$ cat design.v
`timescale 1ns / 1ps
module mem32 (
    input Clk,                
    input rst,              
    input wr,         
    input rd,            
    input [3:0] in_add,      
    input [31:0] Data_in_32,  
    output reg [31:0] Data_out_32,  
    output reg valid
);
    reg [7:0] A [0:15];  
    always @(posedge Clk or posedge rst) begin
        if (rst) begin
            Data_out_32 <= 32'b0;
            valid <= 0;
        end else begin
            case ({wr, rd}) 
                2'b10: begin
                    if (in_add <= 12) begin  
                        A[in_add]     <= Data_in_32[7:0];    
                        A[in_add + 1] <= Data_in_32[15:8];   
                        A[in_add + 2] <= Data_in_32[23:16];  
                        A[in_add + 3] <= Data_in_32[31:24];  
                        valid <= 0;
                    end
                end
                2'b01: begin
                    if (in_add <= 12) begin  
                        Data_out_32[7:0]    <= A[in_add];      
                        Data_out_32[15:8]   <= A[in_add + 1];  
                        Data_out_32[23:16]  <= A[in_add + 2];  
                        Data_out_32[31:24]  <= A[in_add + 3]; 
                        valid <= 1; 
                    end else begin
                        Data_out_32 <= 32'b0; 
                        valid <= 0; 
                    end
                end
                default: begin
                    Data_out_32 <= 32'b0;  
                    valid <= 0;
                end
            endcase
        end
    end
endmodule
$ cat run.sh
#!/bin/bash
# the make line also repeats each setting of config.mk as NAME=value (left out here)
make -C /OpenROAD-flow-scripts/flow DESIGN_CONFIG=/design/flow/config.mk WORK_HOME=/design/flow/orfs CLKGATE_MAP_FILE= finish
$ cat config.mk
export PLATFORM = sky130hd
export DESIGN_NAME = mem32
export DESIGN_NICKNAME = mem32
export VERILOG_FILES = /design/flow/design.v
export SDC_FILE = /design/flow/constraint.sdc
export NUM_CORES = 4
export LEC_CHECK = 0
export CAP_MARGIN = 20
export CORE_MARGIN = 2
export CORE_UTILIZATION = 70
export CTS_CLUSTER_DIAMETER = 353
export CTS_CLUSTER_SIZE = 21
export PLACE_DENSITY_LB_ADDON = 0.01
export SETUP_SLACK_MARGIN = 0.57
export SLEW_MARGIN = 40
$ cat constraint.sdc
create_clock -name core_clock -period 1.92 [get_ports {Clk}]
set_input_delay 0.3840 -clock core_clock [delete_from_list [all_inputs] [get_ports {Clk}]]
set_output_delay 0.3840 -clock core_clock [all_outputs]
set_load 0.01 [all_outputs]
==> flow_summary.toml, run 1 <==
# yosys + openroad results
[outcome]
status = "did not finish"
lastStage = "4_1_cts"
stop_error = "[ERROR DPL-0038] Utilization greater than 100%, impossible to legalize"

[place]
hpwl_mm = 63.7
place_ws_ps = -975
gp_congestion = 1.36
numPlacedInstances = 2174
dpl_cell_area_um2 = 18600
io_buffers = 72

[synth]
synth_chip_area_um2 = 14000
top_cell = "nand2_1"
top_cells_by_count = "195 x nand2_1, 142 x mux2i_1, 138 x nor2_1, 128 x edfxtp_1, 90 x clkbuf_1"
synth_nets = 1688
avgSynthCellArea_um2 = 8.52
netlist_top_cells_area = "edfxtp_1 27%, mux2i_1 10%, dfrtp_1 5.9%"
yosysTopAreaCell = "edfxtp_1"
ys_sh_adder = 0.00178
flop_cell = "edfxtp_1"
simple_gate_share = 0.180
synth-edff-count = 128
yosys.area_share.aoi = 0.291
synthMuxAreaShare = 0.132
yosys.cell_types.count = 86
top_cell_area_share = 0.274
yosysWarnings = 2
ys_sh_xor = 0.00178
ys_seq_share = 0.333
ys_cells = 1646
ys_top_logic_family = "AND-OR/OR-AND gates"
netlist_area_um2 = 14000
ys.flops = 161
async_flop_share = 0.205
synth_cells = 1646

[die]
ioPinCount = 73
rows = 51
die_w_um = 146
fp.dieH_um = 146
die_area_um2 = 21200
initial_utilization = 0.716
core_area_um2 = 19600
==> run 2, diff against run 1 <==
Settings changed: CORE_UTILIZATION 70 to 40, CTS_CLUSTER_DIAMETER 353 to 397, CTS_CLUSTER_SIZE 21 to 97, PLACE_DENSITY from default to 0.36, PLACE_DENSITY_LB_ADDON 0.01 to default, SETUP_SLACK_MARGIN 0.57 to default, SLEW_MARGIN 40 to 20.
Clock period 1.92 ns to 5.0 ns, I/O delays scaled along.
==> run 2 against run 1 <==
Effect of this change: synthesized cell count unchanged; area after synthesis unchanged; die area increased by 73%; now clean on timing, DRC and antenna.
==> flow_summary.toml, run 2 <==
# physical design summary
[timing]
fmax_ghz = 0.251
finalHoldViolations = 0
skew_ps = 14.0
fin_crit_ps = 3980
setup_viol = 0
rsz0062_at_grt = "false"
whs_ps = 481
fin_ws_ps = 1020
setup_tns_ps = 0
worst_slew_pin_slew_ps = 1320
slew_viol_final = 0
fin_crit_sh = 0.796
maxSlewHeadroom = 0.116

[synth]
ys_cells = 1646
yosys.area_share.aoi = 0.291
synthMuxAreaShare = 0.132
flop_cell = "edfxtp_1"
top_cell_area_share = 0.274
avgSynthCellArea_um2 = 8.52
ys_sh_adder = 0.00178
ys_sh_xor = 0.00178
ys_top_logic_family = "AND-OR/OR-AND gates"
synth_nets = 1688
ys_seq_share = 0.333
yosysTopAreaCell = "edfxtp_1"
synth_chip_area_um2 = 14000
netlist_top_cells_area = "edfxtp_1 27%, mux2i_1 10%, dfrtp_1 5.9%"
synth_cells = 1646
simple_gate_share = 0.180
ys.flops = 161
top_cells_by_count = "195 x nand2_1, 142 x mux2i_1, 138 x nor2_1, 128 x edfxtp_1, 90 x clkbuf_1"
synth-edff-count = 128
yosys.cell_types.count = 86
async_flop_share = 0.205
top_cell = "nand2_1"
yosysWarnings = 2
netlist_area_um2 = 14000

[route]
first_pass_iters = 6
vias = 16000
viasPerCell = 7.54
postRouteAntennaNets = 0
drt_iter0_markers = 2902
routed_wl_mm = 88.0
drc = 0
avgRoutedWirePerCell_um = 41.5

[global_route]
antenna_found_initial = 5
grt_max_degree = 90
grt_first_pass_wirelength_mm = 122
grt_pass1_vias = 14800
overflow = 0
grt_usage = 0.483

[worst_setup_path]
setup.worst_path.end_class = "register"
r2r_start = "A[9][3]$_DFFE_PP_"
slowest_delay_ps = 970
startpoint = "in_add[1]"
timing.rr.end = "Data_out_32[3]$_DFFE_PP0P_"
required_ps = 5300
reg2reg_depth = 5
critical_path_class = "input port to register"
crit_chain = "buf_4 > ha_1 > or3_1 > nand2_4 > nor2_1 > buf_4 > a2111oi_0 > a32oi_1"
critPathBufInv = 2
worst-path-max-fanout = 18
endpoint = "Data_out_32[26]$_DFFE_PP0P_"
cpMaxStageDelayCell = "a2111oi_0"
cp.depth = 8
arrival_ps = 4280
cpMostUsedCell = "buf_4"
r2r_setup_slack_ps = 2590
start_kind = "input port"
crit_family = "simple AND/OR/NAND/NOR gates"

[power_and_ir_drop]
p_int_mw = 2.66
pwr-share-clk = 0.332
p_seq_frac = 0.386
maxPowerGroup = "sequential cells"
max-vdd-ir-drop_v = 0.000262
p_switching_mw = 1.48
p_sw_frac = 0.358
pg_seq_mw = 1.59
power.total_mw = 4.13
powerClk_mw = 1.37
p_comb_frac = 0.282
pg_comb_mw = 1.17
power_density_nw_per_um2 = 260
power_leakage_nw = 5.88

[final_layout]
stdcell_area_um2 = 15900
final_core_util = 0.461
final_nets = 1689
fin_cells = 2118
syn_to_final_growth_pct = 13.4

[worst_hold_path]
hp-class = "register to register"
worstHoldStart = "Data_out_32[15]$_DFFE_PP0P_"
hold_depth = 2
min_to = "Data_out_32[15]$_DFFE_PP0P_"

[clocking]
h-tree-depth = 4
cts_setup_buffers = 0
clk_latency_ps = 470
cts_buffer_depth = 2
cts.sinks = 161
clk_pin_slew_ps = 70
cts_hold_buf = 0
cts_tree = "done"
cts_buffers = 17
cts-root-buf = "clkbuf_16"
cts.repair.resized = 0

[place]
place_ws_ps = 717
dpl_cell_area_um2 = 15300
hpwl_mm = 62.5
gp_congestion = 1.05
io_buffers = 72
numPlacedInstances = 2083

[die]
die_area_um2 = 36600
fp.dieH_um = 191
rows = 68
die_w_um = 191
initial_utilization = 0.406
ioPinCount = 73
core_area_um2 = 34500

[flow_run]
warning_count = 29
maxCapViolations = 0

[outcome]
status = "timing/DRC/antenna clean"
-- run 2: cell type report --
type	instances	area, um2
Fill cell	3459	18600
Multi-Input combinational cell	1293	8570
Sequential cell	161	4670
Timing Repair Buffer	161	1470
Tap cell	455	569
Clock buffer	18	429
Clock inverter	14	139
Inverter	13	48.8
Antenna cell	3	7.51
-- run 2: layer usage --
layer,track usage,part of all wire,wire length [um],up-vias
li1,-,-,-,6324
met1,0.609,0.37,32300,7763
met2,0.680,0.41,35900,1467
met3,0.203,0.15,13000,399
met4,0.293,0.076,6690,8
met5,0.0206,0.0016,139,-
==> run 3, diff against run 2 <==
Settings changed: ABC_AREA from default to 1, CAP_MARGIN 20 to 5, CELL_PAD_IN_SITES_GLOBAL_PLACEMENT from default to 1, CORE_ASPECT_RATIO from default to 1.5, CORE_UTILIZATION 40 to 21, CTS_CLUSTER_DIAMETER 397 to 79, CTS_CLUSTER_SIZE 97 to 30, GPL_TIMING_DRIVEN from default to 0, MAX_ROUTING_LAYER from default to met4, MIN_ROUTING_LAYER from default to met2, PLACE_DENSITY 0.36 to default, PLACE_DENSITY_LB_ADDON from default to 0.07, TNS_END_PERCENT from default to 45.
Clock period 5.0 ns to 3.59 ns, I/O delays scaled along.
==> run 3 against run 2 <==
Effect of this change: now fails the layout checks on negative setup slack; combinational power increased by 46%; sequential share of layout area is 0.31 points lower; area after synthesis shrank 5.7%; cell area is 1.1% higher; clock power increased by about 50%; utilization shrank 20 points; clock skew increased by 10 ps; flip-flop count did not move; cell count is 39% higher.
==> flow_summary.toml, run 3 <==
# physical design summary
[place]
gp_congestion = 1.13
io_buffers = 61
hpwl_mm = 93.7
dpl_cell_area_um2 = 14900
numPlacedInstances = 2891

[worst_hold_path]
hp-class = "register to register"
hold_depth = 2
worstHoldStart = "Data_out_32[2]$_DFFE_PP0P_"
min_to = "Data_out_32[2]$_DFFE_PP0P_"

[route]
routed_wl_mm = 121
viasPerCell = 7.86
postRouteAntennaNets = 0
first_pass_iters = 16
drc = 0
avgRoutedWirePerCell_um = 40.9
drt_iter0_markers = 7953
vias = 23200

[flow_run]
maxCapViolations = 0
warning_count = 29

[timing]
fin_crit_sh = 1.06
setup_viol = 41
slew_viol_final = 0
fin_crit_ps = 3810
fin_ws_ps = -225
skew_ps = 24.3
finalHoldViolations = 0
maxSlewHeadroom = 0.106
fmax_ghz = 0.262
setup_tns_ps = -1430
rsz0062_at_grt = "true"
worst_slew_pin_slew_ps = 1340

[power_and_ir_drop]
maxPowerGroup = "sequential cells"
p_int_mw = 3.55
pwr-share-clk = 0.345
power_density_nw_per_um2 = 372
pg_seq_mw = 2.20
powerClk_mw = 2.06
power.total_mw = 5.98
pg_comb_mw = 1.71
p_sw_frac = 0.406
p_seq_frac = 0.368
p_comb_frac = 0.286
power_leakage_nw = 6.39
p_switching_mw = 2.43
max-vdd-ir-drop_v = 0.000303

[synth]
simple_gate_share = 0.318
netlist_top_cells_area = "edfxtp_1 29%, nand2_1 16%, o21ai_0 9.0%"
synth_nets = 2072
netlist_area_um2 = 13200
synth_cells = 2030
yosysWarnings = 2
yosys.area_share.aoi = 0.233
ys_cells = 2030
top_cells_by_count = "576 x nand2_1, 291 x nor2_1, 237 x o21ai_0, 163 x inv_1, 128 x edfxtp_1"
synth_chip_area_um2 = 13200
ys.flops = 161
flop_cell = "edfxtp_1"
yosysTopAreaCell = "edfxtp_1"
ys_sh_adder = 0.00189
ys_top_logic_family = "simple AND/OR/NAND/NOR gates"
ys_sh_xor = 0.00132
avgSynthCellArea_um2 = 6.52
synthMuxAreaShare = 0
synth-edff-count = 128
top_cell = "nand2_1"
async_flop_share = 0.205
top_cell_area_share = 0.290
ys_seq_share = 0.353
yosys.cell_types.count = 37

[final_layout]
stdcell_area_um2 = 16100
fillers = 7095
final_core_util = 0.258
combGateArea_um2 = 7760
syn_to_final_growth_pct = 21.5
final_nets = 2161
seq_area_um2 = 4670
fin_cells = 2950

[clocking]
cts_tree = "done"
cts_buffers = 17
cts_buffer_depth = 2
clk_latency_ps = 520
clk_pin_slew_ps = 80
cts-root-buf = "clkbuf_16"
cts_hold_buf = 0
h-tree-depth = 4
cts.sinks = 161

[worst_setup_path]
critical_path_class = "input port to register"
r2r_setup_slack_ps = 1210
endpoint = "A[11][6]$_DFFE_PP_"
crit_family = "buffers and inverters"
arrival_ps = 3990
required_ps = 3770
worst-path-max-fanout = 10
startpoint = "in_add[0]"
reg2reg_depth = 6
critPathBufInv = 3
cp.depth = 8
start_kind = "input port"
slowest_delay_ps = 740
r2r_start = "A[8][6]$_DFFE_PP_"
cpMaxStageDelayCell = "a211oi_1"
crit_chain = "clkdlybuf4s50_1 > inv_1 > nand2_2 > nor2_2 > buf_2 > nor2_1 > a211oi_1 > o22ai_1"
setup.worst_path.end_class = "register"
timing.rr.end = "Data_out_32[14]$_DFFE_PP0P_"

[global_route]
busiest_layer = "met2"
use_met2 = 0.640
grt_usage = 0.574
met3_usage = 0.628
grt_first_pass_wirelength_mm = 154
grtUsageMet1 = 0
overflow = 0
antenna_found_initial = 0
grt_pass1_vias = 23500
grt_max_degree = 34

[outcome]
so_faults = "negative setup slack"
status = "complete, but fails checks"

[die]
initial_utilization = 0.213
die_w_um = 209
core_area_um2 = 62200
die_area_um2 = 65100
fp.dieH_um = 311
ioPinCount = 73
rows = 112
## run 3: cell type report
| cell class | instances | share of cell area |
|---|---|---|
| Clock inverter | 14 | 0.0106 |
| Inverter | 174 | 0.0409 |
| Sequential cell | 161 | 0.290 |
| Tap cell | 798 | 0.0621 |
| Timing Repair Buffer | 71 | 0.0457 |
| Buffer | 132 | 0.0377 |
| Multi-Input combinational cell | 1562 | 0.483 |
| Antenna cell | 20 | 0.00311 |
| Clock buffer | 18 | 0.0267 |
## run 3: what timing repair did
item,4_1_cts,5_1_grt
setup endpoints to repair,127,179
hold endpoints to repair,0,0
buffers inserted,0,8
pin swaps,0,4
resized,37,93
## run 3: metrics by stage
| step | hold slack (ps) | setup slack, ps |
|---|---|---|
| floorplan | 515 | 779 |
| global placement | 464 | -1020 |
| detailed placement | 464 | -1170 |
| CTS | 484 | -127 |
| global route | 501 | -96.1 |
| finish | 482 | -225 |
## run 3: routing by layer
metal / up-vias / wire [um]
li1: 7092 / -
met3: 1454 / 44200
met2: 7490 / 53400
met1: 7138 / 0
met4: 0 / 23200
met5: - / 0
==> run 4, diff against run 3 <==
Settings changed: ABC_AREA 1 to default, CAP_MARGIN 5 to 20, CELL_PAD_IN_SITES_GLOBAL_PLACEMENT 1 to default, CORE_ASPECT_RATIO 1.5 to 1.68, CORE_MARGIN 2 to 9, CORE_UTILIZATION 21 to 55, CTS_CLUSTER_DIAMETER 79 to 330, CTS_CLUSTER_SIZE 30 to 98, GPL_TIMING_DRIVEN 0 to default, HOLD_SLACK_MARGIN from default to 0.3, MAX_ROUTING_LAYER met4 to default, MIN_ROUTING_LAYER met2 to default, PLACE_DENSITY from default to 0.39, PLACE_DENSITY_LB_ADDON 0.07 to default, SETUP_SLACK_MARGIN from default to 0.99, TNS_END_PERCENT 45 to 5.
Clock period 3.59 ns to 5.0 ns, I/O delays scaled along.
==> run 4 against run 3 <==
Effect of this change: global-route usage decreased by 5.1 points; via count is 27% lower; die area is 51% lower; clock skew down 13 ps; the run now finishes clean; setup slack improved by 1300 ps; highest routed layer is now met5.
==> flow_summary.toml, run 4 <==
# physical design summary
[worst_setup_path]
arrival_ps = 4280
cp.depth = 10
critPathBufInv = 4
critical_path_class = "input port to register"
required_ps = 5360
slowest_delay_ps = 820
crit_family = "buffers and inverters"
crit_chain = "buf_4 > ha_1 > xor2_4 > buf_12 > nor2_1 > buf_4 > a22o_1 > a2111oi_0 > buf_4 > o21ai_0"
startpoint = "in_add[1]"
endpoint = "Data_out_32[10]$_DFFE_PP0P_"
setup.worst_path.end_class = "register"
timing.rr.end = "Data_out_32[2]$_DFFE_PP0P_"
r2r_start = "A[11][2]$_DFFE_PP_"
cpMaxStageDelayCell = "xor2_4"
r2r_setup_slack_ps = 2620
worst-path-max-fanout = 28
reg2reg_depth = 5
cpMostUsedCell = "buf_4"
start_kind = "input port"

[timing]
setup_viol = 0
fmax_ghz = 0.255
fin_crit_sh = 0.784
fin_crit_ps = 3920
worst_slew_pin_slew_ps = 1280
slew_viol_final = 0
skew_ps = 11.3
setup_tns_ps = 0
rsz0062_at_grt = "false"
maxSlewHeadroom = 0.145
finalHoldViolations = 0

[synth]
synth_chip_area_um2 = 14000
top_cell_area_share = 0.274
ys_sh_xor = 0.00178
avgSynthCellArea_um2 = 8.52
ys_seq_share = 0.333
yosysTopAreaCell = "edfxtp_1"
synth_cells = 1646
netlist_area_um2 = 14000
async_flop_share = 0.205
yosys.area_share.aoi = 0.291
ys_cells = 1646
synthMuxAreaShare = 0.132
ys_sh_adder = 0.00178
synth_nets = 1688
top_cell = "nand2_1"
simple_gate_share = 0.180
top_cells_by_count = "195 x nand2_1, 142 x mux2i_1, 138 x nor2_1, 128 x edfxtp_1, 90 x clkbuf_1"
flop_cell = "edfxtp_1"
netlist_top_cells_area = "edfxtp_1 27%, mux2i_1 10%, dfrtp_1 5.9%"
yosysWarnings = 2
ys.flops = 161
ys_top_logic_family = "AND-OR/OR-AND gates"
synth-edff-count = 128
yosys.cell_types.count = 86

[die]
ioPinCount = 73
core_area_um2 = 25100
initial_utilization = 0.560
die_area_um2 = 31800
die_w_um = 141
fp.dieH_um = 225
rows = 75

[global_route]
antenna_found_initial = 8
grt_first_pass_wirelength_mm = 117
grt_max_degree = 77
overflow = 0
grt_usage = 0.522
grt_pass1_vias = 15700

[clocking]
cts_hold_buf = 0
clk_latency_ps = 470
cts.repair.resized = 0
cts_tree = "done"
cts_buffer_depth = 2
cts-root-buf = "clkbuf_16"
cts_setup_buffers = 0
h-tree-depth = 4
cts_buffers = 17
cts.sinks = 161
clk_pin_slew_ps = 70

[flow_run]
warning_count = 29
maxCapViolations = 0

[power_and_ir_drop]
p_comb_frac = 0.280
powerClk_mw = 1.41
max-vdd-ir-drop_v = 0.000306
maxPowerGroup = "sequential cells"
pwr-share-clk = 0.338
power_leakage_nw = 5.92
p_seq_frac = 0.382
p_int_mw = 2.70
pg_comb_mw = 1.17
p_switching_mw = 1.46
power_density_nw_per_um2 = 264
pg_seq_mw = 1.59
p_sw_frac = 0.351

[route]
avgRoutedWirePerCell_um = 42.3
drt_iter0_markers = 3951
postRouteAntennaNets = 0
drc = 0
viasPerCell = 8.48
routed_wl_mm = 84.0
first_pass_iters = 10
vias = 16800

[outcome]
status = "timing/DRC/antenna clean"

[worst_hold_path]
min_to = "Data_out_32[6]$_DFFE_PP0P_"
worstHoldStart = "Data_out_32[6]$_DFFE_PP0P_"
hold_depth = 2
hp-class = "register to register"

[final_layout]
syn_to_final_growth_pct = 12.4
final_nets = 1698
fillers = 2091
fin_cells = 1984

[place]
numPlacedInstances = 1944
io_buffers = 72
gp_congestion = 1.18
hpwl_mm = 57.9
-- run 4: cell type report --
class                   count  area [um2]  area share
well taps                 308         385      0.0244
diodes                      8        20.0     0.00127
flip-flops and latches    161        4670       0.296
clock buffers              19         433      0.0275
inverters                  13        48.8     0.00310
repair buffers            170        1470      0.0930
multi-input cells        1293        8580       0.545
clock inverters            12         158      0.0100
-- run 4: stage by stage --
| step | cell area, um2 | util | hold slack, ps | setup WS (ps) | power (mW) |
|---|---|---|---|---|---|
| after CTS | 15700 | 0.628 | 494 | 1200 | 4.03 |
| after global routing | 15700 | 0.628 | 507 | 1060 | 4.19 |
| after detailed placement | 15100 | 0.604 | 478 | 735 | 2.67 |
| final | 15800 | 0.629 | 485 | 1080 | 4.16 |
| after floorplan | 14000 | - | 507 | 1120 | 2.22 |
| after global placement | 15100 | 0.604 | 463 | 835 | 2.66 |
-- run 4: layer usage --
layer  global-route usage  routed length (um)
met2                0.754               34200
met4                0.462               10700
met3                0.258               14200
met1                0.553               24800
met5                    0                  50
==> run 5, diff against run 4 <==
Settings changed: CELL_PAD_IN_SITES_GLOBAL_PLACEMENT from default to 2, CORE_ASPECT_RATIO 1.68 to 0.52, CORE_MARGIN 9 to 8, CORE_UTILIZATION 55 to 40, CTS_CLUSTER_DIAMETER 330 to default, CTS_CLUSTER_SIZE 98 to 79, GPL_ROUTABILITY_DRIVEN from default to 1, HOLD_SLACK_MARGIN 0.3 to default, MIN_ROUTING_LAYER from default to met2, PLACE_DENSITY 0.39 to default, PLACE_DENSITY_LB_ADDON from default to 0.1, SETUP_SLACK_MARGIN 0.99 to default, SLEW_MARGIN 20 to 10, TNS_END_PERCENT 5 to 90.
Clock period 5.0 ns to 3.48 ns, I/O delays scaled along.
==> run 5 against run 4 <==
Effect of this change: the flow now stops in 5_1_grt; area after synthesis is the same; die area increased by 31%; synthesized cell count unchanged.
==> flow_summary.toml, run 5 <==
# yosys + openroad results
[die]
ioPinCount = 73
core_area_um2 = 34500
die_w_um = 276
initial_utilization = 0.406
rows = 49
fp.dieH_um = 151
die_area_um2 = 41600

[clocking]
cts_buffers = 17
cts_buffer_depth = 2
cts_hold_buf = 0
cts.repair.resized = 0
cts_setup_buffers = 0
cts-root-buf = "clkbuf_16"
cts.sinks = 161
h-tree-depth = 4

[synth]
ys.flops = 161
synthMuxAreaShare = 0.132
netlist_top_cells_area = "edfxtp_1 27%, mux2i_1 10%, dfrtp_1 5.9%"
top_cells_by_count = "195 x nand2_1, 142 x mux2i_1, 138 x nor2_1, 128 x edfxtp_1, 90 x clkbuf_1"
async_flop_share = 0.205
yosys.area_share.aoi = 0.291
synth-edff-count = 128
ys_top_logic_family = "AND-OR/OR-AND gates"
top_cell_area_share = 0.274
top_cell = "nand2_1"
simple_gate_share = 0.180
ys_sh_xor = 0.00178
synth_chip_area_um2 = 14000
netlist_area_um2 = 14000
yosys.cell_types.count = 86
synth_cells = 1646
flop_cell = "edfxtp_1"
yosysWarnings = 2
avgSynthCellArea_um2 = 8.52
ys_seq_share = 0.333
ys_sh_adder = 0.00178
synth_nets = 1688
yosysTopAreaCell = "edfxtp_1"
ys_cells = 1646

[global_route]
grt_usage = 0.791
overflow = 554

[place]
io_buffers = 72
place_ws_ps = 69.6
hpwl_mm = 66.1
gp_congestion = 1.27

[outcome]
stop_error = "[ERROR GRT-0116] Global routing finished with congestion. Check the congestion regions in the DRC Viewer."
lastStage = "5_1_grt"
status = "did not finish"
==> run 5: per-stage QoR <==
stage / power (mW) / hold slack (ps) / cell area, um2 / cells / util
after floorplan: 3.19 / 507 / 14000 / 1646 / -
after global placement: 4.00 / 457 / 16200 / 2190 / 0.469
after detailed placement: 4.00 / 462 / 16200 / 2190 / 0.469
after CTS: 5.97 / 487 / 16800 / 2222 / 0.486
==> run 5: metal layers <==
metal | GRT usage | overflow
met1 | - | -
met2 | 0.798 | 16
met3 | 0.937 | 445
met4 | 0.537 | 19
met5 | 0.778 | 74
==> run 6, diff against run 5 <==
Settings changed: ABC_AREA from default to 1, CELL_PAD_IN_SITES_GLOBAL_PLACEMENT 2 to default, CORE_ASPECT_RATIO 0.52 to default, CORE_MARGIN 8 to 2, CORE_UTILIZATION 40 to 69, CTS_CLUSTER_DIAMETER from default to 202, CTS_CLUSTER_SIZE 79 to 95, GPL_ROUTABILITY_DRIVEN 1 to default, MIN_ROUTING_LAYER met2 to default, PLACE_DENSITY_LB_ADDON 0.1 to default, SLEW_MARGIN 10 to 20, TNS_END_PERCENT 90 to 10.
Clock period 3.48 ns to 2.53 ns, I/O delays scaled along.
==> run 6 against run 5 <==
Effect of this change: the flow again stops in 5_1_grt; synthesized cell count is 23% higher; die area fell by 51%; area after synthesis is 5.7% lower.
==> flow_summary.toml, run 6 <==
# yosys + openroad results
[die]
fp.dieH_um = 142
die_w_um = 142
ioPinCount = 73
core_area_um2 = 18800
initial_utilization = 0.705
rows = 50
die_area_um2 = 20300

[synth]
synth-edff-count = 128
top_cell_area_share = 0.290
netlist_top_cells_area = "edfxtp_1 29%, nand2_1 16%, o21ai_0 9.0%"
synth_chip_area_um2 = 13200
ys_seq_share = 0.353
synth_cells = 2030
avgSynthCellArea_um2 = 6.52
simple_gate_share = 0.318
top_cells_by_count = "576 x nand2_1, 291 x nor2_1, 237 x o21ai_0, 163 x inv_1, 128 x edfxtp_1"
netlist_area_um2 = 13200
yosysWarnings = 2
ys_top_logic_family = "simple AND/OR/NAND/NOR gates"
synthMuxAreaShare = 0
yosys.area_share.aoi = 0.233
ys_cells = 2030
ys_sh_adder = 0.00189
synth_nets = 2072
yosys.cell_types.count = 37
ys.flops = 161
flop_cell = "edfxtp_1"
ys_sh_xor = 0.00132
top_cell = "nand2_1"
yosysTopAreaCell = "edfxtp_1"
async_flop_share = 0.205

[clocking]
h-tree-depth = 4
cts_buffer_depth = 2
cts.sinks = 161
cts_setup_buffers = 0
cts_buffers = 17
cts_hold_buf = 0
cts.repair.resized = 2
cts-root-buf = "clkbuf_16"

[place]
dpl_cell_area_um2 = 16400
io_buffers = 72
gp_congestion = 1.33
hpwl_mm = 53.5

[outcome]
status = "did not finish"
stop_error = "[ERROR GRT-0116] Global routing finished with congestion. Check the congestion regions in the DRC Viewer."
lastStage = "5_1_grt"

[global_route]
grt_usage = 0.866
overflow = 418
run 6: layer usage:
layer,overflow,track usage
met1,26,0.845
met3,34,0.783
met5,11,0.499
met2,234,1.00
met4,113,0.839
run 6: metrics by stage:
stage,hold slack (ps),power [mW],cells,setup WS [ps]
after floorplan,515,4.07,2030,-41.3
after global placement,460,5.01,2495,-309
after detailed placement,465,5.09,2495,-436
after CTS,484,7.59,2527,8.10
==> run 7, diff against run 6 <==
Settings changed: ABC_AREA 1 to default, CORE_UTILIZATION 69 to 40, CTS_CLUSTER_DIAMETER 202 to default, CTS_CLUSTER_SIZE 95 to default, TNS_END_PERCENT 10 to default.
Clock period 2.53 ns to 3.4 ns, I/O delays scaled along.
==> run 7 against run 6 <==
Effect of this change: die area grew 80%; area after synthesis grew 6.0%; now clean on timing, DRC and antenna; synthesized cell count is 19% lower.
==> flow_summary.toml, run 7 <==
# physical design summary
[worst_hold_path]
hp-class = "register to register"
worstHoldStart = "Data_out_32[15]$_DFFE_PP0P_"
min_to = "Data_out_32[15]$_DFFE_PP0P_"
hold_depth = 2

[route]
routed_wl_mm = 88.6
vias = 16400
wl_met3_mm = 12.7
avgRoutedWirePerCell_um = 39.5
postRouteAntennaNets = 0
viasPerCell = 7.33
routed.top_layer = "met5"
wl_met2_mm = 36.4
drc = 0
first_pass_iters = 7
m1WireLength_mm = 32.7
drt_iter0_markers = 2676

[timing]
slew_viol_final = 0
finalHoldViolations = 0
fmax_ghz = 0.328
skew_ps = 17.7
setup_viol = 0
fin_crit_ps = 3050
maxSlewHeadroom = 0.175
rsz0062_at_grt = "false"
fin_crit_sh = 0.898
worst_slew_pin_slew_ps = 1230

[clocking]
cts_buffer_depth = 2
cts.repair.resized = 0
cts.sinks = 161
cts_hold_buf = 0
h-tree-depth = 4
cts-root-buf = "clkbuf_16"
cts_buffers = 17
cts_setup_buffers = 0
clk_latency_ps = 470
cts_tree = "done"
clk_pin_slew_ps = 70

[global_route]
antenna_found_initial = 4
grt_usage = 0.487
grt_pass1_vias = 15400
overflow = 0
grt_first_pass_wirelength_mm = 123
grt_max_degree = 54

[place]
gp_congestion = 1.12
io_buffers = 72
hpwl_mm = 64.7

[synth]
top_cell = "nand2_1"
synth_cells = 1646
async_flop_share = 0.205
yosys.area_share.aoi = 0.291
ys_sh_xor = 0.00178
netlist_top_cells_area = "edfxtp_1 27%, mux2i_1 10%, dfrtp_1 5.9%"
synth_nets = 1688
ys_seq_share = 0.333
yosysWarnings = 2
ys_top_logic_family = "AND-OR/OR-AND gates"
simple_gate_share = 0.180
netlist_area_um2 = 14000
avgSynthCellArea_um2 = 8.52
yosysTopAreaCell = "edfxtp_1"
top_cell_area_share = 0.274
ys.flops = 161
flop_cell = "edfxtp_1"
ys_sh_adder = 0.00178
synth-edff-count = 128
top_cells_by_count = "195 x nand2_1, 142 x mux2i_1, 138 x nor2_1, 128 x edfxtp_1, 90 x clkbuf_1"
synth_chip_area_um2 = 14000
synthMuxAreaShare = 0.132
ys_cells = 1646
yosys.cell_types.count = 86

[worst_setup_path]
cp.depth = 9
reg2reg_depth = 6
timing.rr.end = "Data_out_32[10]$_DFFE_PP0P_"
cpMostUsedCell = "buf_4"
slowest_delay_ps = 730
endpoint = "A[12][4]$_DFFE_PP_"
start_kind = "input port"
crit_chain = "buf_4 > ha_1 > xnor2_2 > buf_4 > nor2_1 > buf_4 > mux2i_1 > a211oi_1 > a21o_1"
r2r_start = "A[12][2]$_DFFE_PP_"
setup.worst_path.end_class = "register"
arrival_ps = 3270
critical_path_class = "input port to register"
cpMaxStageDelayCell = "nor2_1"
critPathBufInv = 3
worst-path-max-fanout = 12
crit_family = "simple AND/OR/NAND/NOR gates"
required_ps = 3620
r2r_setup_slack_ps = 1020
startpoint = "in_add[1]"

[die]
ioPinCount = 73
initial_utilization = 0.406
rows = 68
fp.dieH_um = 191
die_area_um2 = 36600
core_area_um2 = 34500
die_w_um = 191

[power_and_ir_drop]
powerClk_mw = 2.11
power.total_mw = 6.28
power_leakage_nw = 6.52
p_seq_frac = 0.373
p_switching_mw = 2.25
pg_comb_mw = 1.83
p_int_mw = 4.03
p_comb_frac = 0.291
power_density_nw_per_um2 = 370
maxPowerGroup = "sequential cells"
pwr-share-clk = 0.336
max-vdd-ir-drop_v = 0.000387
pg_seq_mw = 2.34
p_sw_frac = 0.359

[flow_run]
maxCapViolations = 0
warning_count = 28

[final_layout]
fillers = 3346
syn_to_final_growth_pct = 21.0
final_core_util = 0.491
final_nets = 1814

[outcome]
status = "timing/DRC/antenna clean"
[run 7: metrics by stage]
step | cells | worst slack (ps) | hold slack (ps) | TNS [ps] | area (um2)
3_5_place_dp | 2208 | -56.5 | 475 | -97.9 | 16400
3_3_place_gp | 2208 | -51.5 | 452 | -236 | 16400
2_1_floorplan | 1646 | -8.55 | 507 | -68.4 | 14100
4_1_cts | 2240 | 417 | 491 | 0 | 17000
5_1_grt | 2240 | 341 | 505 | 0 | 17000
6_report | 2241 | 348 | 485 | 0 | 17000
[run 7: cell type report]
| cell class | count | area, um2 | share of cell area |
|---|---|---|---|
| Antenna cell | 1 | 2.50 | 0.000147 |
| Inverter | 13 | 48.8 | 0.00287 |
| Tap cell | 455 | 569 | 0.0335 |
| Timing Repair Buffer | 286 | 2470 | 0.146 |
| Multi-Input combinational cell | 1293 | 8610 | 0.507 |
| Clock buffer | 17 | 425 | 0.0251 |
| Clock inverter | 15 | 178 | 0.0105 |
| Sequential cell | 161 | 4670 | 0.275 |
[run 7: layer usage]
layer | vias up | track usage
met1 | 7913 | 0.619
met5 | - | 0
met4 | 4 | 0.301
met3 | 397 | 0.178
li1 | 6573 | -
met2 | 1539 | 0.699
==> run 8, diff against run 7 <==
Settings changed: ABC_AREA from default to 0, CAP_MARGIN 20 to 25, CELL_PAD_IN_SITES_DETAIL_PLACEMENT from default to 1, CELL_PAD_IN_SITES_GLOBAL_PLACEMENT from default to 3, CORE_ASPECT_RATIO from default to 1.13, CORE_MARGIN 2 to 4, CTS_CLUSTER_DIAMETER from default to 197, CTS_CLUSTER_SIZE from default to 84, HOLD_SLACK_MARGIN from default to -0.05, MAX_ROUTING_LAYER from default to met5, PLACE_DENSITY_LB_ADDON from default to 0.29, SETUP_SLACK_MARGIN from default to 0.01, SLEW_MARGIN 20 to 5, TNS_END_PERCENT from default to 45.
Clock period 3.4 ns to 5.0 ns, I/O delays scaled along.
==> run 8 against run 7 <==
Effect of this change: hold slack worse by 2.4 ps; via count is essentially flat; sequential share of layout area grew 1.7 points; power decreased by 34%; synthesized cell count stayed put; sequential power decreased by 32%; utilization down 2.7 points; non-clock buffer count fell by 111; clock power fell by 33%; cell area decreased by 5.9%; cell count shrank 5.5%; clock skew about the same; largest power group unchanged.
==> flow_summary.toml, run 8 <==
# physical design summary
[synth]
yosys.cell_types.count = 86
simple_gate_share = 0.180
async_flop_share = 0.205
top_cells_by_count = "195 x nand2_1, 142 x mux2i_1, 138 x nor2_1, 128 x edfxtp_1, 90 x clkbuf_1"
synth_cells = 1646
flop_cell = "edfxtp_1"
ys_sh_adder = 0.00178
synth_nets = 1688
top_cell_area_share = 0.274
avgSynthCellArea_um2 = 8.52
ys_top_logic_family = "AND-OR/OR-AND gates"
yosysWarnings = 2
ys_sh_xor = 0.00178
synth_chip_area_um2 = 14000
top_cell = "nand2_1"
yosys.area_share.aoi = 0.291
netlist_top_cells_area = "edfxtp_1 27%, mux2i_1 10%, dfrtp_1 5.9%"
ys_seq_share = 0.333
synthMuxAreaShare = 0.132
ys_cells = 1646
ys.flops = 161
yosysTopAreaCell = "edfxtp_1"
synth-edff-count = 128
netlist_area_um2 = 14000

[power_and_ir_drop]
power_leakage_nw = 5.94
max-vdd-ir-drop_v = 0.000274
power.total_mw = 4.16
pg_comb_mw = 1.16
p_comb_frac = 0.278
pg_seq_mw = 1.60
pwr-share-clk = 0.339
p_sw_frac = 0.360
p_seq_frac = 0.383
p_int_mw = 2.67
maxPowerGroup = "sequential cells"
p_switching_mw = 1.50
power_density_nw_per_um2 = 261
powerClk_mw = 1.41

[global_route]
grt_max_degree = 55
grt_first_pass_wirelength_mm = 123
antenna_found_initial = 1
grt_usage = 0.450
overflow = 0
grt_pass1_vias = 15400

[worst_setup_path]
crit_chain = "buf_4 > ha_1 > xor2_4 > buf_12 > buf_4 > nor3_2 > buf_4 > nor3_1 > nor2_1 > buf_4"
startpoint = "in_add[1]"
r2r_start = "A[11][3]$_DFFE_PP_"
slowest_delay_ps = 700
reg2reg_depth = 5
start_kind = "input port"
cpMostUsedCell = "buf_4"
worst-path-max-fanout = 37
setup.worst_path.end_class = "register"
cp.depth = 10
crit_family = "buffers and inverters"
cpMaxStageDelayCell = "xor2_4"
arrival_ps = 4080
required_ps = 5240
critPathBufInv = 5
endpoint = "A[1][1]$_DFFE_PP_"
critical_path_class = "input port to register"
timing.rr.end = "Data_out_32[3]$_DFFE_PP0P_"
r2r_setup_slack_ps = 2370

[flow_run]
warning_count = 27
maxCapViolations = 0

[die]
die_area_um2 = 38100
fp.dieH_um = 207
initial_utilization = 0.408
die_w_um = 184
rows = 72
ioPinCount = 73
core_area_um2 = 34400

[route]
avgRoutedWirePerCell_um = 41.9
antenna_cells = 0
vias = 16400
postRouteAntennaNets = 0
viasPerCell = 7.75
drc = 0
routed_wl_mm = 88.7
drt_iter0_markers = 2942
first_pass_iters = 6

[clocking]
h-tree-depth = 4
cts.repair.resized = 0
clk_latency_ps = 480
cts_setup_buffers = 0
clk_pin_slew_ps = 70
cts_buffers = 17
cts_tree = "done"
cts.sinks = 161
cts-root-buf = "clkbuf_16"
cts_buffer_depth = 2
cts_hold_buf = 0

[timing]
fmax_ghz = 0.261
setup_tns_ps = 0
rsz0062_at_grt = "false"
fin_crit_ps = 3840
worst_slew_pin_slew_ps = 1230
slew_viol_final = 0
fin_crit_sh = 0.767
maxSlewHeadroom = 0.180
finalHoldViolations = 0
setup_viol = 0
whs_ps = 482
skew_ps = 18.1

[outcome]
status = "timing/DRC/antenna clean"

[worst_hold_path]
min_to = "Data_out_32[1]$_DFFE_PP0P_"
hp-class = "register to register"
hold_depth = 2
worstHoldStart = "Data_out_32[1]$_DFFE_PP0P_"

[final_layout]
final_nets = 1703
syn_to_final_growth_pct = 13.8
fillers = 4025

[place]
hpwl_mm = 63.1
io_buffers = 72
gp_congestion = 1.10
==> run 8: layer usage <==
layer  wire length [um]  track usage  up-vias
met3              12200        0.139      452
li1                   -            -     6354
met2              36600        0.643     1521
met5                 13            0        -
met4               7970        0.296        2
met1              31900        0.583     8082
==> run 8: final cells by class <==
type | instances | area, um2 | area share
Sequential cell | 161 | 4670 | 0.292
Clock buffer | 17 | 425 | 0.0266
Inverter | 13 | 48.8 | 0.00306
Clock inverter | 15 | 175 | 0.0110
Tap cell | 444 | 556 | 0.0348
Timing Repair Buffer | 175 | 1520 | 0.0955
Multi-Input combinational cell | 1293 | 8570 | 0.537
==> run 8: through the flow <==
step / std cells / setup WS, ps / area, um2 / utilization
CTS: 2116 / 1220 / 15900 / 0.463
global placement: 2082 / 688 / 15300 / 0.445
global route: 2118 / 1080 / 16000 / 0.464
floorplan: 1646 / 1120 / 14000 / -
finish: 2118 / 1160 / 16000 / 0.464
detailed placement: 2084 / 727 / 15300 / 0.446
==> run 9, diff against run 8 <==
Settings changed: ABC_AREA 0 to default, CAP_MARGIN 25 to 20, CELL_PAD_IN_SITES_DETAIL_PLACEMENT 1 to default, CELL_PAD_IN_SITES_GLOBAL_PLACEMENT 3 to default, CORE_ASPECT_RATIO 1.13 to default, CORE_MARGIN 4 to 2, CORE_UTILIZATION 40 to 53, CTS_CLUSTER_DIAMETER 197 to 260, CTS_CLUSTER_SIZE 84 to 98, HOLD_SLACK_MARGIN -0.05 to default, MAX_ROUTING_LAYER met5 to default, PLACE_DENSITY_LB_ADDON 0.29 to default, SETUP_SLACK_MARGIN 0.01 to default, SLEW_MARGIN 5 to 20, TNS_END_PERCENT 45 to 30.
==> run 9 against run 8 <==
Effect of this change: still clean on timing, DRC and antenna; flip-flop count unchanged; setup slack worse by 150 ps; die area down 27%; area after synthesis unchanged; via count up 1.7%.
==> flow_summary.toml, run 9 <==
# physical design summary
[outcome]
status = "timing/DRC/antenna clean"

[place]
hpwl_mm = 55.2
dpl_cell_area_um2 = 15100
io_buffers = 72
gp_congestion = 1.17
numPlacedInstances = 1960

[synth]
flop_cell = "edfxtp_1"
synthMuxAreaShare = 0.132
ys_sh_adder = 0.00178
netlist_area_um2 = 14000
ys_seq_share = 0.333
ys_top_logic_family = "AND-OR/OR-AND gates"
synth_chip_area_um2 = 14000
yosysTopAreaCell = "edfxtp_1"
synth_nets = 1688
top_cell_area_share = 0.274
top_cell = "nand2_1"
async_flop_share = 0.205
yosys.area_share.aoi = 0.291
simple_gate_share = 0.180
ys_cells = 1646
synth-edff-count = 128
top_cells_by_count = "195 x nand2_1, 142 x mux2i_1, 138 x nor2_1, 128 x edfxtp_1, 90 x clkbuf_1"
synth_cells = 1646
netlist_top_cells_area = "edfxtp_1 27%, mux2i_1 10%, dfrtp_1 5.9%"
yosysWarnings = 2
yosys.cell_types.count = 86
ys.flops = 161
avgSynthCellArea_um2 = 8.52
ys_sh_xor = 0.00178

[clocking]
cts_setup_buffers = 0
cts.repair.resized = 0
clk_latency_ps = 440
cts_tree = "done"
cts_hold_buf = 0
clk_pin_slew_ps = 80
cts_buffer_depth = 2
h-tree-depth = 4
cts-root-buf = "clkbuf_16"
cts.sinks = 161
cts_buffers = 17

[die]
rows = 59
core_area_um2 = 26100
fp.dieH_um = 167
die_area_um2 = 27800
ioPinCount = 73
die_w_um = 167
initial_utilization = 0.538

[timing]
skew_ps = 18.1
maxSlewHeadroom = 0.0596
rsz0062_at_grt = "false"
slew_viol_final = 0
worst_slew_pin_slew_ps = 1410
setup_viol = 0
fin_crit_sh = 0.797
fmax_ghz = 0.251
finalHoldViolations = 0
setup_tns_ps = 0
fin_crit_ps = 3980

[global_route]
antenna_found_initial = 10
grt_first_pass_wirelength_mm = 113
grt_pass1_vias = 15000
grt_max_degree = 60
overflow = 0
grt_usage = 0.569

[worst_setup_path]
endpoint = "Data_out_32[10]$_DFFE_PP0P_"
crit_chain = "buf_4 > ha_1 > xor2_4 > nor2_1 > buf_4 > o2bb2ai_1 > a2111oi_0 > buf_4 > o21ai_0"
cp.depth = 9
setup.worst_path.end_class = "register"
r2r_setup_slack_ps = 2460
slowest_delay_ps = 1010
critPathBufInv = 3
crit_family = "AND-OR/OR-AND gates"
worst-path-max-fanout = 23
timing.rr.end = "Data_out_32[10]$_DFFE_PP0P_"
start_kind = "input port"
cpMaxStageDelayCell = "a2111oi_0"
cpMostUsedCell = "buf_4"
reg2reg_depth = 6
arrival_ps = 4310
required_ps = 5330
critical_path_class = "input port to register"
startpoint = "in_add[1]"
r2r_start = "A[12][2]$_DFFE_PP_"

[worst_hold_path]
hold_depth = 2
hp-class = "register to register"
worstHoldStart = "Data_out_32[1]$_DFFE_PP0P_"
min_to = "Data_out_32[1]$_DFFE_PP0P_"

[flow_run]
maxCapViolations = 0
warning_count = 29

[power_and_ir_drop]
p_seq_frac = 0.382
p_switching_mw = 1.50
p_sw_frac = 0.359
power_leakage_nw = 5.86
pwr-share-clk = 0.341
powerClk_mw = 1.42
power_density_nw_per_um2 = 265
pg_seq_mw = 1.59
pg_comb_mw = 1.15
max-vdd-ir-drop_v = 0.000170
p_comb_frac = 0.277
p_int_mw = 2.67
maxPowerGroup = "sequential cells"

[final_layout]
final_nets = 1687
fin_cells = 2000
syn_to_final_growth_pct = 12.0
stdcell_area_um2 = 15700

[route]
vias = 16700
drt_iter0_markers = 4144
avgRoutedWirePerCell_um = 40.4
drc = 0
routed_wl_mm = 80.8
postRouteAntennaNets = 0
viasPerCell = 8.35
first_pass_iters = 12
[run 9: per-stage QoR]
step                      total power, mW  hold slack [ps]  setup WS (ps)   util
after floorplan                      2.22              507           1120      -
after global placement               2.66              451            620  0.579
after detailed placement             2.67              455            589  0.579
after CTS                            4.04              472           1030  0.601
after global routing                 4.20              512           1100  0.602
final                                4.16              467           1020  0.603
[run 9: final cells by class]
class | count | area, um2
repair buffers | 159 | 1380
inverters | 13 | 48.8
diodes | 7 | 17.5
fillers | 2279 | 10300
flip-flops and latches | 161 | 4670
well taps | 335 | 419
clock buffers | 18 | 429
multi-input cells | 1293 | 8580
clock inverters | 14 | 164
[run 9: layer usage]
metal	up-vias	track usage	share of wire	wire length, um
met2	1996	0.777	0.38	30400
met3	637	0.300	0.19	15500
met4	6	0.371	0.10	8330
met5	-	0.00696	0.00046	37
met1	7737	0.695	0.33	26500
li1	6321	-	-	-
==> run 10, diff against run 9 <==
Settings changed: ABC_AREA from default to 1, CELL_PAD_IN_SITES_DETAIL_PLACEMENT from default to 2, CELL_PAD_IN_SITES_GLOBAL_PLACEMENT from default to 1, CORE_ASPECT_RATIO from default to 1.5, CORE_UTILIZATION 53 to 21, CTS_CLUSTER_DIAMETER 260 to 79, CTS_CLUSTER_SIZE 98 to 30, GPL_ROUTABILITY_DRIVEN from default to 0, GPL_TIMING_DRIVEN from default to 1, MAX_ROUTING_LAYER from default to met5, MIN_ROUTING_LAYER from default to met2, PLACE_DENSITY_LB_ADDON from default to 0.07, SETUP_SLACK_MARGIN from default to 0.19, SLEW_MARGIN 20 to 30, TNS_END_PERCENT 30 to 55.
Clock period 5.0 ns to 2.6 ns, I/O delays scaled along.
==> run 10 against run 9 <==
Effect of this change: die area is 130% higher; cell area is 21% higher; first-iteration DRC count increased by 64%; largest cell class unchanged; largest power group unchanged; critical path type unchanged; count of clock-buffer cells in the layout is the same; still clean.
==> flow_summary.toml, run 10 <==
# physical design summary
[power_and_ir_drop]
power.total_mw = 8.59
max-vdd-ir-drop_v = 0.000434
p_int_mw = 5.26
p_seq_frac = 0.355
pwr-share-clk = 0.327
pg_seq_mw = 3.05
p_sw_frac = 0.388
maxPowerGroup = "sequential cells"
p_switching_mw = 3.34
power_leakage_nw = 8.24
p_comb_frac = 0.318
pg_comb_mw = 2.73
powerClk_mw = 2.81
power_density_nw_per_um2 = 453

[route]
drc = 0
first_pass_iters = 15
viasPerCell = 7.71
routed_wl_mm = 116
vias = 24800
drt_iter0_markers = 6781
avgRoutedWirePerCell_um = 36.0
postRouteAntennaNets = 0

[synth]
ys_seq_share = 0.353
ys.flops = 161
ys_sh_adder = 0.00189
netlist_area_um2 = 13200
synth-edff-count = 128
top_cell_area_share = 0.290
netlist_top_cells_area = "edfxtp_1 29%, nand2_1 16%, o21ai_0 9.0%"
synthMuxAreaShare = 0
synth_cells = 2030
synth_chip_area_um2 = 13200
avgSynthCellArea_um2 = 6.52
yosys.cell_types.count = 37
simple_gate_share = 0.318
synth_nets = 2072
ys_sh_xor = 0.00132
yosysTopAreaCell = "edfxtp_1"
async_flop_share = 0.205
ys_cells = 2030
ys_top_logic_family = "simple AND/OR/NAND/NOR gates"
flop_cell = "edfxtp_1"
top_cells_by_count = "576 x nand2_1, 291 x nor2_1, 237 x o21ai_0, 163 x inv_1, 128 x edfxtp_1"
yosysWarnings = 2
top_cell = "nand2_1"
yosys.area_share.aoi = 0.233

[die]
ioPinCount = 73
initial_utilization = 0.213
rows = 112
fp.dieH_um = 311
die_w_um = 209
die_area_um2 = 65100
core_area_um2 = 62200

[place]
dpl_cell_area_um2 = 18000
numPlacedInstances = 3160
hpwl_mm = 89.6
place_ws_ps = -1070
io_buffers = 72

[final_layout]
fillers = 7496
final_nets = 2428
syn_to_final_growth_pct = 43.3
fin_cells = 3211
final_core_util = 0.305
stdcell_area_um2 = 19000

[worst_setup_path]
reg2reg_depth = 6
r2r_setup_slack_ps = 620
timing.rr.end = "Data_out_32[11]$_DFFE_PP0P_"
start_kind = "input port"
cp.depth = 15
arrival_ps = 2800
crit_family = "simple AND/OR/NAND/NOR gates"
crit_chain = "clkbuf_4 > ha_4 > nand2_1 > xor2_1 > buf_4 > buf_12 > nor2_1 > buf_4 > nand2_1 > nand4_1 > buf_4 > nor2_1 > nand3_2 > nand2_1 > nand2_1"
setup.worst_path.end_class = "register"
endpoint = "Data_out_32[13]$_DFFE_PP0P_"
worst-path-max-fanout = 10
critPathBufInv = 5
required_ps = 3010
r2r_start = "A[6][3]$_DFFE_PP_"
cpMaxStageDelayCell = "nand4_1"
startpoint = "in_add[1]"
critical_path_class = "input port to register"
slowest_delay_ps = 300
cpMostUsedCell = "nand2_1"

[clocking]
cts_tree = "done"
h-tree-depth = 4
clk_pin_slew_ps = 80
clk_latency_ps = 530
cts.sinks = 161
cts-root-buf = "clkbuf_16"
cts_buffer_depth = 2
cts_buffers = 17

[global_route]
grt_max_degree = 34
antenna_found_initial = 0
overflow = 0
grt_pass1_vias = 27700
grt_usage = 0.535
grt_first_pass_wirelength_mm = 157

[flow_run]
warning_count = 30
maxCapViolations = 0

[timing]
worst_slew_pin_slew_ps = 854
fin_crit_sh = 0.920
rsz0062_at_grt = "true"
fmax_ghz = 0.418
fin_ws_ps = 209
slew_viol_final = 0
whs_ps = 473
skew_ps = 21.7
maxSlewHeadroom = 0.425
setup_tns_ps = 0
setup_viol = 0
fin_crit_ps = 2390
finalHoldViolations = 0

[worst_hold_path]
hp-class = "input port to asynchronous set/reset pin"

[outcome]
status = "timing/DRC/antenna clean"
-- run 10: final cells by class --
| type | count | area [um2] | share of cell area |
|---|---|---|---|
| antenna | 14 | 35.0 | 0.00185 |
| clock buffer | 18 | 429 | 0.0226 |
| clock inverter | 14 | 154 | 0.00812 |
| inverter | 174 | 663 | 0.0350 |
| multi-input combinational | 1563 | 7680 | 0.405 |
| sequential | 161 | 4670 | 0.246 |
| tap | 798 | 998 | 0.0527 |
| timing repair buffer | 469 | 4330 | 0.228 |
-- run 10: what timing repair did --
item / 4_1_cts / 5_1_grt
gates cloned: 0 / 1
hold buffers: 0 / 0
gates resized: 64 / 43
buffers inserted: 4 / 0
hold endpoints to repair: 0 / 0
pin swaps: 5 / 6
endpoints found under the setup margin: 256 / 163
-- run 10: per-layer routing --
metal  up-vias  GRT usage  share of wire
met5         -      0.338          0.019
met4        83      0.356           0.18
met3      1430      0.583           0.35
met2      7955      0.603           0.45
met1      7663          -              0
li1       7626          -              -
==> run 11, diff against run 10 <==
Settings changed: ABC_AREA 1 to default, CAP_MARGIN 20 to 5, CELL_PAD_IN_SITES_DETAIL_PLACEMENT 2 to default, CELL_PAD_IN_SITES_GLOBAL_PLACEMENT 1 to default, CORE_ASPECT_RATIO 1.5 to 1.39, CORE_UTILIZATION 21 to 50, CTS_CLUSTER_DIAMETER 79 to default, GPL_ROUTABILITY_DRIVEN 0 to default, GPL_TIMING_DRIVEN 1 to default, MAX_ROUTING_LAYER met5 to default, MIN_ROUTING_LAYER met2 to met1, SETUP_SLACK_MARGIN 0.19 to 0.88, SLEW_MARGIN 30 to 20, TNS_END_PERCENT 55 to default.
Clock period 2.6 ns to 3.59 ns, I/O delays scaled along.
==> run 11 against run 10 <==
Effect of this change: still clean on timing, DRC and antenna; global-route usage increased by 1.1 points; flip-flop count did not move; sequential power down 28%; utilization up 29 points; clock power fell by 27%; clock skew down 8.8 ps; cell area is 13% lower; setup slack improved by 540 ps; non-clock buffer count is 269 lower; first-iteration DRC count fell by 50%; critical path depth shrank 6; synthesized cell count decreased by 19%.
==> flow_summary.toml, run 11 <==
# physical design summary
[worst_setup_path]
critPathBufInv = 4
startpoint = "in_add[2]"
critical_path_class = "input port to register"
cp.depth = 9
endpoint = "Data_out_32[8]$_DFFE_PP0P_"
start_kind = "input port"
required_ps = 3950
cpMaxStageDelayCell = "nor3b_2"
setup.worst_path.end_class = "register"
timing.rr.end = "Data_out_32[6]$_DFFE_PP0P_"
arrival_ps = 3210
cpMostUsedCell = "buf_4"
r2r_start = "A[9][6]$_DFFE_PP_"
worst-path-max-fanout = 69
slowest_delay_ps = 470
reg2reg_depth = 5
r2r_setup_slack_ps = 1370
crit_family = "buffers and inverters"
crit_chain = "buf_4 > buf_12 > buf_4 > nor3b_2 > buf_4 > nand2_1 > o211ai_1 > a21oi_1 > a41oi_1"

[clocking]
clk_pin_slew_ps = 80
cts.sinks = 161
h-tree-depth = 4
cts_buffers = 17
cts_buffer_depth = 2
cts-root-buf = "clkbuf_16"
cts_tree = "done"
clk_latency_ps = 460

[synth]
yosys.area_share.aoi = 0.291
top_cell_area_share = 0.274
top_cell = "nand2_1"
top_cells_by_count = "195 x nand2_1, 142 x mux2i_1, 138 x nor2_1, 128 x edfxtp_1, 90 x clkbuf_1"
simple_gate_share = 0.180
netlist_top_cells_area = "edfxtp_1 27%, mux2i_1 10%, dfrtp_1 5.9%"
yosysWarnings = 2
ys_sh_adder = 0.00178
ys_top_logic_family = "AND-OR/OR-AND gates"
ys_sh_xor = 0.00178
yosysTopAreaCell = "edfxtp_1"
synth_cells = 1646
yosys.cell_types.count = 86
avgSynthCellArea_um2 = 8.52
synth-edff-count = 128
flop_cell = "edfxtp_1"
synth_nets = 1688
synth_chip_area_um2 = 14000
ys.flops = 161
ys_seq_share = 0.333
synthMuxAreaShare = 0.132
netlist_area_um2 = 14000
ys_cells = 1646
async_flop_share = 0.205

[power_and_ir_drop]
power_density_nw_per_um2 = 360
power_leakage_nw = 6.16
power.total_mw = 5.96
p_seq_frac = 0.371
maxPowerGroup = "sequential cells"
p_comb_frac = 0.287
p_switching_mw = 2.06
pwr-share-clk = 0.342
pg_comb_mw = 1.71
p_int_mw = 3.90
powerClk_mw = 2.04
pg_seq_mw = 2.21
max-vdd-ir-drop_v = 0.000349
p_sw_frac = 0.346

[route]
drt_iter0_markers = 3413
postRouteAntennaNets = 0
first_pass_iters = 9
vias = 16700
routed_wl_mm = 82.1
viasPerCell = 8.04
avgRoutedWirePerCell_um = 39.6
drc = 0

[place]
hpwl_mm = 57.3
io_buffers = 72
dpl_cell_area_um2 = 15800
place_ws_ps = -46.7
gp_congestion = 1.13

[die]
ioPinCount = 73
initial_utilization = 0.506
core_area_um2 = 27700
rows = 72
die_area_um2 = 29400
fp.dieH_um = 201
die_w_um = 146

[flow_run]
maxCapViolations = 0
warning_count = 30

[timing]
setup_tns_ps = 0
skew_ps = 12.9
fin_crit_sh = 0.792
setup_viol = 0
finalHoldViolations = 0
rsz0062_at_grt = "true"
fmax_ghz = 0.351
fin_ws_ps = 745
fin_crit_ps = 2850
slew_viol_final = 0
maxSlewHeadroom = 0.220
worst_slew_pin_slew_ps = 1170

[worst_hold_path]
worstHoldStart = "Data_out_32[1]$_DFFE_PP0P_"
hp-class = "register to register"
min_to = "Data_out_32[1]$_DFFE_PP0P_"
hold_depth = 2

[outcome]
status = "timing/DRC/antenna clean"

[final_layout]
final_nets = 1728
final_core_util = 0.596
stdcell_area_um2 = 16500
syn_to_final_growth_pct = 17.9

[global_route]
grt_usage = 0.546
antenna_found_initial = 10
grt_pass1_vias = 15400
grt_max_degree = 72
overflow = 0
grt_first_pass_wirelength_mm = 115
run 11: cell type report:
| cell class | instances | area [um2] |
|---|---|---|
| tap | 370 | 463 |
| sequential | 161 | 4670 |
| inverter | 13 | 56.3 |
| clock buffer | 18 | 429 |
| multi-input combinational | 1293 | 8930 |
| timing repair buffer | 200 | 1800 |
| fill | 2484 | 11200 |
| clock inverter | 12 | 184 |
| antenna | 5 | 12.5 |
run 11: through the flow:
step | cells | hold slack [ps]
5_1_grt | 2067 | 502
2_1_floorplan | 1646 | 507
4_1_cts | 2061 | 481
6_report | 2072 | 477
3_5_place_dp | 2029 | 465
3_3_place_gp | 2029 | 451
run 11: layer usage:
metal	vias up	part of all wire	global-route usage	wire, um
met3	647	0.16	0.226	13100
met2	1885	0.41	0.796	34000
met4	10	0.11	0.442	9030
met5	-	0.0016	0.0200	131
li1	6405	-	-	-
met1	7704	0.31	0.624	25800
run 11: what timing repair did:
action	4_1_cts	5_1_grt
resized	3	18
setup buffers	2	5
cloned	0	1
endpoints found under the setup margin	39	105
hold buffers	0	0
pin swaps	1	4
==> run 12, diff against run 11 <==
Settings changed: CAP_MARGIN 5 to 20, CELL_PAD_IN_SITES_DETAIL_PLACEMENT from default to 2, CORE_ASPECT_RATIO 1.39 to 0.81, CORE_MARGIN 2 to 6, CORE_UTILIZATION 50 to 47, CTS_CLUSTER_DIAMETER from default to 278, CTS_CLUSTER_SIZE 30 to default, GPL_TIMING_DRIVEN from default to 0, PLACE_DENSITY_LB_ADDON 0.07 to 0.19, SETUP_SLACK_MARGIN 0.88 to default, SLEW_MARGIN 20 to 10.
Clock period 3.59 ns to 3.66 ns, I/O delays scaled along.
==> run 12 against run 11 <==
Effect of this change: the run now fails in 4_1_cts; area after synthesis did not move; die area rose by 16%; synthesized cell count did not move.
==> flow_summary.toml, run 12 <==
# yosys + openroad results
[outcome]
status = "did not finish"
lastStage = "4_1_cts"
stop_error = "[ERROR DPL-0033] detailed placement checks failed during check placement."

[synth]
synthMuxAreaShare = 0.132
netlist_area_um2 = 14000
top_cell_area_share = 0.274
ys_sh_xor = 0.00178
synth_chip_area_um2 = 14000
ys_cells = 1646
ys.flops = 161
ys_top_logic_family = "AND-OR/OR-AND gates"
yosys.cell_types.count = 86
yosysWarnings = 2
ys_sh_adder = 0.00178
netlist_top_cells_area = "edfxtp_1 27%, mux2i_1 10%, dfrtp_1 5.9%"
avgSynthCellArea_um2 = 8.52
yosysTopAreaCell = "edfxtp_1"
synth-edff-count = 128
ys_seq_share = 0.333
top_cell = "nand2_1"
synth_cells = 1646
synth_nets = 1688
flop_cell = "edfxtp_1"
top_cells_by_count = "195 x nand2_1, 142 x mux2i_1, 138 x nor2_1, 128 x edfxtp_1, 90 x clkbuf_1"
async_flop_share = 0.205
yosys.area_share.aoi = 0.291
simple_gate_share = 0.180

[place]
io_buffers = 71
place_ws_ps = -3360
numPlacedInstances = 2095
dpl_cell_area_um2 = 15200
gp_congestion = 1.23
hpwl_mm = 92.4

[die]
initial_utilization = 0.481
rows = 56
fp.dieH_um = 167
ioPinCount = 73
die_area_um2 = 34200
die_w_um = 204
core_area_um2 = 29100
-- run 12: metrics by stage --
step	hold WS, ps	total power, mW
after floorplan	507	3.03
after detailed placement	475	4.02
after global placement	452	3.80
==> run 13, diff against run 12 <==
Settings changed: ABC_AREA from default to 1, CELL_PAD_IN_SITES_DETAIL_PLACEMENT 2 to default, CORE_ASPECT_RATIO 0.81 to default, CORE_MARGIN 6 to 2, CORE_UTILIZATION 47 to 51, CTS_CLUSTER_DIAMETER 278 to default, GPL_TIMING_DRIVEN 0 to default, MIN_ROUTING_LAYER met1 to default, PLACE_DENSITY_LB_ADDON 0.19 to default, SLEW_MARGIN 10 to 20.
Clock period 3.66 ns to 3.78 ns, I/O delays scaled along.
==> run 13 against run 12 <==
Effect of this change: area after synthesis down 5.7%; the run now finishes clean; die area down 20%; synthesized cell count up 23%.
==> flow_summary.toml, run 13 <==
# physical design summary
[outcome]
status = "timing/DRC/antenna clean"

[synth]
yosysWarnings = 2
top_cell_area_share = 0.290
ys_sh_xor = 0.00132
async_flop_share = 0.205
netlist_top_cells_area = "edfxtp_1 29%, nand2_1 16%, o21ai_0 9.0%"
flop_cell = "edfxtp_1"
yosysTopAreaCell = "edfxtp_1"
ys.flops = 161
netlist_area_um2 = 13200
ys_top_logic_family = "simple AND/OR/NAND/NOR gates"
synth_cells = 2030
simple_gate_share = 0.318
ys_seq_share = 0.353
yosys.area_share.aoi = 0.233
top_cell = "nand2_1"
ys_sh_adder = 0.00189
synth_nets = 2072
synthMuxAreaShare = 0
yosys.cell_types.count = 37
avgSynthCellArea_um2 = 6.52
synth_chip_area_um2 = 13200
top_cells_by_count = "576 x nand2_1, 291 x nor2_1, 237 x o21ai_0, 163 x inv_1, 128 x edfxtp_1"
ys_cells = 2030
synth-edff-count = 128

[clocking]
cts_buffers = 17
cts-root-buf = "clkbuf_16"
clk_pin_slew_ps = 80
h-tree-depth = 4
cts_setup_buffers = 0
cts_hold_buf = 0
cts.repair.resized = 0
cts_buffer_depth = 2
cts_tree = "done"
clk_latency_ps = 440
cts.sinks = 161

[timing]
worst_slew_pin_slew_ps = 1010
setup_tns_ps = 0
maxSlewHeadroom = 0.322
fin_crit_ps = 3470
skew_ps = 13.5
finalHoldViolations = 0
whs_ps = 480
fmax_ghz = 0.289
slew_viol_final = 0
fin_crit_sh = 0.917
setup_viol = 0
rsz0062_at_grt = "false"

[worst_setup_path]
reg2reg_depth = 8
startpoint = "in_add[1]"
crit_family = "simple AND/OR/NAND/NOR gates"
endpoint = "Data_out_32[31]$_DFFE_PP0P_"
critPathBufInv = 4
r2r_setup_slack_ps = 1570
arrival_ps = 3800
start_kind = "input port"
setup.worst_path.end_class = "register"
cp.depth = 15
crit_chain = "clkdlybuf4s50_1 > ha_1 > inv_1 > nand2_1 > nand2_1 > nand2_2 > buf_4 > nor2_2 > buf_4 > nand2_1 > nand3_1 > nor2_1 > nand2_1 > nand2_1 > nand2_1"
cpMaxStageDelayCell = "nor2_1"
r2r_start = "A[12][3]$_DFFE_PP_"
slowest_delay_ps = 780
cpMostUsedCell = "nand2_1"
timing.rr.end = "Data_out_32[27]$_DFFE_PP0P_"
critical_path_class = "input port to register"
worst-path-max-fanout = 12
required_ps = 4120

[power_and_ir_drop]
max-vdd-ir-drop_v = 0.000321
p_switching_mw = 1.84
p_int_mw = 3.46
power_leakage_nw = 6.61
p_sw_frac = 0.347
power_density_nw_per_um2 = 345
pg_seq_mw = 2.08
p_seq_frac = 0.393
maxPowerGroup = "sequential cells"
pwr-share-clk = 0.362
p_comb_frac = 0.244
powerClk_mw = 1.92
pg_comb_mw = 1.30

[route]
drt_iter0_markers = 4321
viasPerCell = 7.13
postRouteAntennaNets = 0
vias = 17600
first_pass_iters = 21
avgRoutedWirePerCell_um = 31.3
routed_wl_mm = 77.0
drc = 0

[place]
gp_congestion = 1.18
hpwl_mm = 56.2
io_buffers = 72
numPlacedInstances = 2423

[die]
fp.dieH_um = 165
initial_utilization = 0.522
rows = 58
die_area_um2 = 27300
core_area_um2 = 25300
ioPinCount = 73
die_w_um = 165

[final_layout]
fin_cells = 2460
syn_to_final_growth_pct = 16.1
fillers = 2432
final_nets = 2154
final_core_util = 0.607

[global_route]
grt_first_pass_wirelength_mm = 108
overflow = 0
antenna_found_initial = 12
grt_max_degree = 34
grt_pass1_vias = 15700
grt_usage = 0.571

[flow_run]
warning_count = 29
maxCapViolations = 0

[worst_hold_path]
hp-class = "register to register"
min_to = "Data_out_32[25]$_DFFE_PP0P_"
hold_depth = 2
worstHoldStart = "Data_out_32[25]$_DFFE_PP0P_"
==> run 13: routing by layer <==
| metal | vias to the layer above | track usage | share of wire |
|---|---|---|---|
| met5 | - | 0.0246 | 0.0021 |
| met4 | 16 | 0.453 | 0.12 |
| met3 | 689 | 0.322 | 0.19 |
| met2 | 1924 | 0.766 | 0.37 |
| met1 | 7834 | 0.658 | 0.32 |
| li1 | 7089 | - | - |
==> run 13: layout make-up <==
type / count / area [um2] / area share
diodes: 5 / 12.5 / 0.000814
clock buffers: 17 / 425 / 0.0277
clock inverters: 15 / 193 / 0.0125
inverters: 174 / 653 / 0.0425
multi-input cells: 1562 / 7340 / 0.477
flip-flops and latches: 161 / 4670 / 0.304
well taps: 330 / 413 / 0.0269
repair buffers: 196 / 1660 / 0.108
==> run 13: per-stage QoR <==
stage / worst slack, ps / instance area (um2) / total power [mW]
after floorplan: 931 / 13200 / 2.72
after global placement: 287 / 14700 / 3.26
after detailed placement: 262 / 14700 / 3.28
after CTS: 717 / 15400 / 5.14
after global routing: 308 / 15400 / 5.36
final: 314 / 15400 / 5.30
Power and IR drop assume default switching activity.
